## v32
==> flow/design.v (excerpt) <==
module conv_neuron_layer_ffanout
  #
  (
   parameter LAYER_SIZE       = 10,
   parameter LAYER_SIZE_ORDER = 4,
   parameter FEATURE_WIDTH    = 8,
   parameter WEIGHT_WIDTH     = 8,
   parameter WEIGHT_MEM_ORDER = 5,
   parameter OUTPUT_WIDTH     = 8,
   parameter OUTPUT_SHIFT     = 0,
   parameter BIAS_SHIFT       = 0,
   parameter ReLU             = "TRUE"
   )
  (
   input logic                         clk,
   input logic [FEATURE_WIDTH-1:0]     feature_stream,
   input logic                         feature_first,
   input logic                         feature_last,
   input logic [WEIGHT_WIDTH-1:0]      weight_stream,
   input logic [LAYER_SIZE_ORDER-1:0]  weight_id,
   input logic                         weight_first,
   input logic                         weight_last,
   output logic [OUTPUT_WIDTH-1:0]     output_stream,
   output logic [LAYER_SIZE_ORDER-1:0] output_id,
   output logic                        output_valid
   );
Settings: LEC_CHECK=0, ABC_AREA=0, CAP_MARGIN=20, CELL_PAD_IN_SITES_GLOBAL_PLACEMENT=2, CORE_MARGIN=8, CORE_UTILIZATION=72, CTS_CLUSTER_DIAMETER=184, GPL_TIMING_DRIVEN=1, HOLD_SLACK_MARGIN=0.16, SLEW_MARGIN=20; clock period 6.18 ns.
run.sh (not shown) runs the stock make flow with config.mk's settings and CLKGATE_MAP_FILE=.
FAIL v32 @ global placement without I/O (3_1_place_gp_skip_io): tool exited with error
The following lists how v15 was set up differently from v32:
Settings: CELL_PAD_IN_SITES_GLOBAL_PLACEMENT no longer set, was 2; HOLD_SLACK_MARGIN no longer set, was 0.16; SETUP_SLACK_MARGIN now -0.2, previously not set; ABC_AREA no longer set, was 0; CAP_MARGIN now 15, was 20; CORE_MARGIN now 2, was 8; GPL_TIMING_DRIVEN no longer set, was 1; CTS_CLUSTER_DIAMETER no longer set, was 184; the clock period (ns, I/O delays scaled along) now 4.12, was 6.18.
Results
Nothing crashed in v15 and all stages finished; the problem is that the final layout failed, the offending checks being setup timing.
The area inside the core boundary was comparable across v32 and v15.
Die area delta (v15 − v32): favourable
Sort v32 and v15 by horizontal die dimension desc -> top: v32
For core utilization at floorplan, v15 and v32 come out practically identical.
v15 against v32: post-synthesis instance total did not really move, placement row count shows no meaningful change, number of distinct library cell variants in the gate-level netlist after synthesis closely matched the old numbers.


conv_neuron_layer_ffanout again, from the RTL that the note above started with.
Settings: LEC_CHECK=0, ABC_AREA=1, CAP_MARGIN=0, CELL_PAD_IN_SITES_DETAIL_PLACEMENT=1, CELL_PAD_IN_SITES_GLOBAL_PLACEMENT=3, CORE_ASPECT_RATIO=0.7, CORE_MARGIN=7, CORE_UTILIZATION=40, CTS_CLUSTER_DIAMETER=232, CTS_CLUSTER_SIZE=19, GPL_ROUTABILITY_DRIVEN=0, MAX_ROUTING_LAYER=met4, SLEW_MARGIN=20; clock period 4.6 ns.
The first run went through all stages and came out clean.
Then changed:
Settings changed: ABC_AREA 1 to unset, CAP_MARGIN 0 to 20, CELL_PAD_IN_SITES_DETAIL_PLACEMENT 1 to unset, CELL_PAD_IN_SITES_GLOBAL_PLACEMENT 3 to unset, CORE_ASPECT_RATIO 0.7 to unset, CORE_MARGIN 7 to 2, CTS_CLUSTER_DIAMETER 232 to unset, CTS_CLUSTER_SIZE 19 to unset, GPL_ROUTABILITY_DRIVEN 0 to unset, MAX_ROUTING_LAYER met4 to unset.
Clock period 4.6 ns to 5.5 ns, I/O delays scaled along.
Outcome: Final area fell by 2.0%; sequential share of layout area rose by 0.94 points; via count fell by 36%; register-to-register slack gains 0.20 ns; cell count fell by 34%.
Then changed:
Settings changed: CAP_MARGIN 20 to 15, CORE_UTILIZATION 40 to 72, CTS_CLUSTER_DIAMETER set to 393, SETUP_SLACK_MARGIN set to -0.2.
Clock period 5.5 ns to 4.12 ns, I/O delays scaled along.
Outcome:
- This time the run produced a layout that fails on setup timing
- design area went up by 0.42%
- setup slack got worse by 0.83 ns
- area after synthesis is unchanged
- non-clock buffer count went up by 460
- utilization went up by 36 points
- flip-flop count does not change
- clock-buffer cell count went down by 33
- clock skew went down by 0.030 ns
Then changed:
Settings changed: CAP_MARGIN 15 to 30, CORE_UTILIZATION 72 to 40, CTS_CLUSTER_DIAMETER 393 to unset, CTS_CLUSTER_SIZE set to 90, GPL_ROUTABILITY_DRIVEN set to 0, SETUP_SLACK_MARGIN -0.2 to unset.
Clock period 4.12 ns to 6.0 ns, I/O delays scaled along.
Outcome: The new run went through all stages and came out clean; via count is lower by 6.1%; wire length is lower by 3.6%; count of clock-buffer cells in the layout is higher by 60; die area is higher by 79%; worst setup slack gains 1.1 ns; synthesized cell count is unchanged.
Then changed:
Settings changed: ABC_AREA set to 0, CAP_MARGIN 30 to 20, CELL_PAD_IN_SITES_GLOBAL_PLACEMENT set to 3, CTS_CLUSTER_SIZE 90 to 11, GPL_ROUTABILITY_DRIVEN 0 to 1, GPL_TIMING_DRIVEN set to 0, MAX_ROUTING_LAYER set to met4, MIN_ROUTING_LAYER set to met1, PLACE_DENSITY_LB_ADDON set to 0.25.
=>
- setup slack degrades by 0.37 ns
- clock skew is lower by 0.043 ns
- first-iteration DRC count is higher by 14%
Then changed:
Settings changed: ABC_AREA 0 to 1, CAP_MARGIN 20 to 5, CELL_PAD_IN_SITES_GLOBAL_PLACEMENT 3 to unset, CORE_UTILIZATION 40 to 72, CTS_CLUSTER_SIZE 11 to 97, GPL_ROUTABILITY_DRIVEN 1 to unset, GPL_TIMING_DRIVEN 0 to unset, MAX_ROUTING_LAYER met4 to unset, MIN_ROUTING_LAYER met1 to unset, PLACE_DENSITY_LB_ADDON 0.25 to 0.19, SETUP_SLACK_MARGIN set to 1.05.
Clock period 6.0 ns to 4.1 ns, I/O delays scaled along.
What happened: This time the run finished but failed the layout checks on setup timing; synthesized cell count rises by 81%; worst setup slack got worse by 0.48 ns; core utilization is higher by 35 points; global-route usage climbs by 17 points.


The RTL this note starts from:
==> flow/design.v <==
module conv_neuron
  #
  (
   parameter FEATURE_WIDTH    = 8,
   parameter WEIGHT_WIDTH     = 8,
   parameter WEIGHT_MEM_ORDER = 5,
   parameter OUTPUT_WIDTH     = 8,
   parameter OUTPUT_SHIFT     = 0,
   parameter BIAS_SHIFT       = 0,
   parameter ReLU             = "TRUE"
   )   
  (
   input logic                     clk,
   input logic [FEATURE_WIDTH-1:0] feature_stream,
   input logic                     feature_first,
   input logic                     feature_last,
   input logic [WEIGHT_WIDTH-1:0]  weight_stream,
   input logic                     weight_first,
   input logic                     weight_last,
   output logic [OUTPUT_WIDTH-1:0] output_stream,
   output logic                    output_valid
   );
   localparam WEIGHT_MEM_SIZE = 2**WEIGHT_MEM_ORDER;
   localparam ACC_SIZE        = FEATURE_WIDTH + WEIGHT_WIDTH + WEIGHT_MEM_ORDER;
   localparam P_SIZE          = FEATURE_WIDTH + WEIGHT_WIDTH + 1;
   logic [WEIGHT_MEM_SIZE-1:0][WEIGHT_WIDTH-1:0] wmem;
   logic [WEIGHT_MEM_ORDER-1:0] 		 wmem_waddr;
   logic [WEIGHT_MEM_ORDER-1:0] 		 wmem_raddr;
   logic [WEIGHT_WIDTH-1:0] 			 bias;
   logic 					 wmem_writing;
   logic signed [P_SIZE-1:0] 			 p;
   logic [3:0][FEATURE_WIDTH-1:0] 		 feature_stream_reg;
   logic [2:0][WEIGHT_WIDTH-1:0] 		 weight_reg;
   logic signed [ACC_SIZE-1:0] 			 acc;
   logic [4:0] 					 feature_first_reg;
   logic [6:0] 					 feature_last_reg;
   logic signed [ACC_SIZE-1:0] 			 acc_slv;
   always @(posedge clk) begin
      if (weight_first) begin
         wmem_writing <= '1;
         wmem_waddr   <= '0;
         bias         <= weight_stream;
      end else if (wmem_writing) begin
         if (weight_last) wmem_writing <= '0;
         wmem[wmem_waddr] <= weight_stream;
         wmem_waddr       <= wmem_waddr + 1'b1;
      end
      for (int i = 0; i < 3; i++) begin
	 if (i == 0) weight_reg[i] <= wmem[wmem_raddr];
	 else        weight_reg[i] <= weight_reg[i-1];
      end
      if (feature_first) 
        wmem_raddr <= '0;
      else
        wmem_raddr <= wmem_raddr + 1'b1;  
      for (int i = 0; i < 4; i++) begin
	 if (i == 0) feature_stream_reg[i] <= feature_stream;
	 else        feature_stream_reg[i] <= feature_stream_reg[i-1];
      end
      for (int i = 0; i < 5; i++) begin
	 if (i == 0) feature_first_reg[i] <= feature_first;
	 else        feature_first_reg[i] <= feature_first_reg[i-1];
      end
      for (int i = 0; i < 7; i++) begin
	 if (i == 0) feature_last_reg[i] <= feature_last;
	 else        feature_last_reg[i] <= feature_last_reg[i-1];
      end
      p <= $signed(weight_reg[2]) * $signed({1'b0, feature_stream_reg[3]});  
      if (feature_first_reg[4])      
        acc <= ($signed(bias) << BIAS_SHIFT) + $signed(p);
      else        
        acc <= acc + p;
      acc_slv <= acc;
      if (feature_last_reg[6]) begin
         if (ReLU == "TRUE") begin
            if (acc_slv[ACC_SIZE-1]) begin
               output_stream <= '0;
            end else begin
               if (ACC_SIZE == OUTPUT_WIDTH+OUTPUT_SHIFT) begin
		  output_stream <= acc_slv[ACC_SIZE-1:OUTPUT_SHIFT];
               end else begin
		  if (|acc_slv[ACC_SIZE-1:OUTPUT_WIDTH+OUTPUT_SHIFT-1]) begin
                     output_stream[OUTPUT_WIDTH-1] <= '0;
                     output_stream[OUTPUT_WIDTH-2:0] <= '1;
                  end else begin
                     output_stream <= acc_slv[OUTPUT_WIDTH+OUTPUT_SHIFT-1:OUTPUT_SHIFT];
		  end
               end
            end 
	 end else begin
            output_stream <= acc_slv[OUTPUT_WIDTH+OUTPUT_SHIFT-1:OUTPUT_SHIFT];
	 end  
         output_valid <= '1;
      end else begin
         output_valid <= '0;
      end  
   end  
endmodule  
module conv_neuron_layer_ffanout
  #
  (
   parameter LAYER_SIZE       = 10,
   parameter LAYER_SIZE_ORDER = 4,
   parameter FEATURE_WIDTH    = 8,
   parameter WEIGHT_WIDTH     = 8,
   parameter WEIGHT_MEM_ORDER = 5,
   parameter OUTPUT_WIDTH     = 8,
   parameter OUTPUT_SHIFT     = 0,
   parameter BIAS_SHIFT       = 0,
   parameter ReLU             = "TRUE"
   )
  (
   input logic                         clk,
   input logic [FEATURE_WIDTH-1:0]     feature_stream,
   input logic                         feature_first,
   input logic                         feature_last,
   input logic [WEIGHT_WIDTH-1:0]      weight_stream,
   input logic [LAYER_SIZE_ORDER-1:0]  weight_id,
   input logic                         weight_first,
   input logic                         weight_last,
   output logic [OUTPUT_WIDTH-1:0]     output_stream,
   output logic [LAYER_SIZE_ORDER-1:0] output_id,
   output logic                        output_valid
   );
  logic [0:LAYER_SIZE][FEATURE_WIDTH-1:0]    feature_fanout_sr;
  logic [0:LAYER_SIZE][WEIGHT_WIDTH-1:0]     weight_fanout_sr;
  logic [0:LAYER_SIZE][LAYER_SIZE_ORDER-1:0] weight_id_fanout_sr;
  logic [0:LAYER_SIZE][LAYER_SIZE_ORDER-1:0] output_id_fanin_sr;
  logic [0:LAYER_SIZE][OUTPUT_WIDTH-1:0]     output_fanin_sr;
  logic [0:LAYER_SIZE][OUTPUT_WIDTH-1:0]     output_sig;
  logic [LAYER_SIZE:0]                       feature_first_sr;
  logic [LAYER_SIZE:0]                       feature_last_sr;
  logic [LAYER_SIZE:0]                       weight_first_sr;
  logic [LAYER_SIZE:0]                       weight_last_sr;
  logic [LAYER_SIZE:0]                       output_valid_sr;
  logic [LAYER_SIZE:0]                       weight_first_valid;
  logic [LAYER_SIZE:0]                       weight_last_valid;
  logic [LAYER_SIZE:0]                       output_valid_sig;
  always_ff @(posedge clk) begin
    feature_fanout_sr[0]   <= feature_stream;
    feature_first_sr[0]    <= feature_first;
    feature_last_sr[0]     <= feature_last;
    weight_fanout_sr[0]    <= weight_stream;
    weight_id_fanout_sr[0] <= weight_id;
    weight_first_sr[0]     <= weight_first;
    weight_last_sr[0]      <= weight_last;
    output_valid_sr[LAYER_SIZE]    <= '0;
    output_fanin_sr[LAYER_SIZE]    <= '0;
    output_id_fanin_sr[LAYER_SIZE] <= '0;
    for (int i=1; i <= LAYER_SIZE; i++) begin
      feature_fanout_sr[i]   <= feature_fanout_sr[0];
      feature_first_sr[i]    <= feature_first_sr[0];
      feature_last_sr[i]     <= feature_last_sr[0];
      weight_fanout_sr[i]    <= weight_fanout_sr[i-1];
      weight_first_sr[i]     <= weight_first_sr[i-1];
      weight_last_sr[i]      <= weight_last_sr[i-1];
      weight_id_fanout_sr[i] <= weight_id_fanout_sr[i-1];
      if (weight_id_fanout_sr[i-1] == i) begin
        weight_first_valid[i] <= weight_first_sr[i-1];
        weight_last_valid[i]  <= weight_last_sr[i-1];
      end else begin
        weight_first_valid[i] <= '0;
        weight_last_valid[i]  <= '0;
      end
      if (output_valid_sig[i]) begin
        output_valid_sr[i-1]    <= '1;
        output_fanin_sr[i-1]    <= output_sig[i];
        output_id_fanin_sr[i-1] <= i;
      end else begin
        output_valid_sr[i-1]    <= output_valid_sr[i];
        output_fanin_sr[i-1]    <= output_fanin_sr[i];
        output_id_fanin_sr[i-1] <= output_id_fanin_sr[i];
      end
    end  
  end  
  assign output_valid  = output_valid_sr[0];
  assign output_id     = output_id_fanin_sr[0];
  assign output_stream = output_fanin_sr[0];
  generate
    for (genvar i_g = 1; i_g <= LAYER_SIZE; i_g++) begin : g_NEURONS
      conv_neuron
        #
        (
         .FEATURE_WIDTH    (FEATURE_WIDTH),
         .WEIGHT_WIDTH     (WEIGHT_WIDTH),
         .WEIGHT_MEM_ORDER (WEIGHT_MEM_ORDER),
         .OUTPUT_WIDTH     (OUTPUT_WIDTH),
         .OUTPUT_SHIFT     (OUTPUT_SHIFT),
         .BIAS_SHIFT       (BIAS_SHIFT),
         .ReLU             (ReLU)
         )
      u_conv_neuron
        (
         .clk              (clk),
         .feature_stream   (feature_fanout_sr[i_g]),
         .feature_first    (feature_first_sr[i_g]),
         .feature_last     (feature_last_sr[i_g]),
         .weight_stream    (weight_fanout_sr[i_g]),
         .weight_first     (weight_first_valid[i_g]),
         .weight_last      (weight_last_valid[i_g]),
         .output_stream    (output_sig[i_g]),
         .output_valid     (output_valid_sig[i_g])
         );
    end  
  endgenerate
endmodule  
clock: 3.9 ns
lec_check: 0
abc_area: 1
cap_margin: 20
cell_pad_in_sites_global_placement: 3
core_margin: 4
core_utilization: 53
cts_cluster_size: 19
gpl_routability_driven: 0
gpl_timing_driven: 0
hold_slack_margin: -0.09
max_routing_layer: met4
min_routing_layer: met1
place_density_lb_addon: 0.05
setup_slack_margin: -0.31
slew_margin: 15
The baseline never finished: it broke off in 3_1_place_gp_skip_io.
Rerun with:
- CELL_PAD_IN_SITES_GLOBAL_PLACEMENT: 3 -> not set
- CORE_UTILIZATION: 53 -> 72
- CTS_CLUSTER_SIZE: 19 -> 88
- GPL_ROUTABILITY_DRIVEN: 0 -> not set
- GPL_TIMING_DRIVEN: 0 -> 1
- HOLD_SLACK_MARGIN: -0.09 -> not set
- MAX_ROUTING_LAYER: met4 -> met5
- MIN_ROUTING_LAYER: met1 -> not set
- PLACE_DENSITY_LB_ADDON: 0.05 -> 0.19
- SETUP_SLACK_MARGIN: -0.31 -> 0.95
- SLEW_MARGIN: 15 -> 35
The new run produced a layout that fails on setup timing.
Die size went down by a quarter to a third.
Area after synthesis is unchanged.
Synthesized cell count is unchanged.


RTL: the design.v shown in full above, as it stands there.
==> flow/config.mk <==
export PLATFORM = sky130hd
export DESIGN_NAME = conv_neuron_layer_ffanout
export DESIGN_NICKNAME = conv_neuron_layer_ffanout
export VERILOG_FILES = /design/flow/design.v
export SDC_FILE = /design/flow/constraint.sdc
export NUM_CORES = 4
export LEC_CHECK = 0
export CAP_MARGIN = 20
export CORE_MARGIN = 2
export CORE_UTILIZATION = 72
export CTS_CLUSTER_SIZE = 19
export GPL_TIMING_DRIVEN = 1
export MAX_ROUTING_LAYER = met5
export PLACE_DENSITY_LB_ADDON = 0.26
export SETUP_SLACK_MARGIN = -0.31
export SLEW_MARGIN = 35
==> flow/constraint.sdc <==
create_clock -name core_clock -period 3.9 [get_ports {clk}]
set_input_delay 0.7800 -clock core_clock [delete_from_list [all_inputs] [get_ports {clk}]]
set_output_delay 0.7800 -clock core_clock [all_outputs]
set_load 0.01 [all_outputs]
The first run completed and failed the layout checks on setup timing.
==> next run, changes <==
Settings changed: CORE_UTILIZATION 72 to 65, CTS_CLUSTER_SIZE 19 to not set, GPL_TIMING_DRIVEN 1 to not set, MAX_ROUTING_LAYER met5 to met4, PLACE_DENSITY_LB_ADDON 0.26 to not set, SETUP_SLACK_MARGIN -0.31 to 0.52, SLEW_MARGIN 35 to 20.
Clock period 3.9 ns to 5.3 ns, I/O delays scaled along.
This time the run completed without violations.
Setup slack gains 1.4 ns.
Non-clock buffer count fell by 434.
Synthesized cell count is unchanged.
Hold slack gains 0.062 ns.
Fmax rose by 0.87%.
Final cell count hardly moves.
Routed wire length fell by 2.8%.
==> next run, changes <==
Settings changed: CORE_UTILIZATION 65 to 40, MAX_ROUTING_LAYER met4 to not set, SETUP_SLACK_MARGIN 0.52 to not set.
Clock period 5.3 ns to 3.11 ns, I/O delays scaled along.
Result: With this change the flow produced a layout that fails on setup timing; die size went up by well over a third; wire length came out higher slightly; synthesized area is unchanged; worst hold slack is worse by 0.22 ns; synthesized cell count is unchanged; worst setup slack gets worse by 2.1 ns; final cell count rose by about a fifth.
==> next run, changes <==
Settings changed: CORE_UTILIZATION 40 to 72, CTS_CLUSTER_DIAMETER set to 394, CTS_CLUSTER_SIZE set to 13, GPL_TIMING_DRIVEN set to 1, MAX_ROUTING_LAYER set to met5, PLACE_DENSITY_LB_ADDON set to 0.26, SETUP_SLACK_MARGIN set to -0.31, SLEW_MARGIN 20 to 35.
Clock period 3.11 ns to 3.9 ns, I/O delays scaled along.
Outcome: The new run finished but fails on setup timing. Area after synthesis does not change. Final cell count falls by about a fifth. Routed wire length rises slightly. Die area falls by well over a third. Hold slack gains 0.17 ns. Final area falls by a few percent.
==> next run, changes <==
Settings changed: ABC_AREA set to 1, CELL_PAD_IN_SITES_GLOBAL_PLACEMENT set to 1, CORE_MARGIN 2 to 4, CORE_UTILIZATION 72 to 58, CTS_CLUSTER_DIAMETER 394 to not set, CTS_CLUSTER_SIZE 13 to 19, PLACE_DENSITY_LB_ADDON 0.26 to not set.
Clock period 3.9 ns to 4.92 ns, I/O delays scaled along.
- This time the run went through all stages and came out clean
- worst hold slack gets better by 0.057 ns
- first-iteration DRC count goes up by 63%
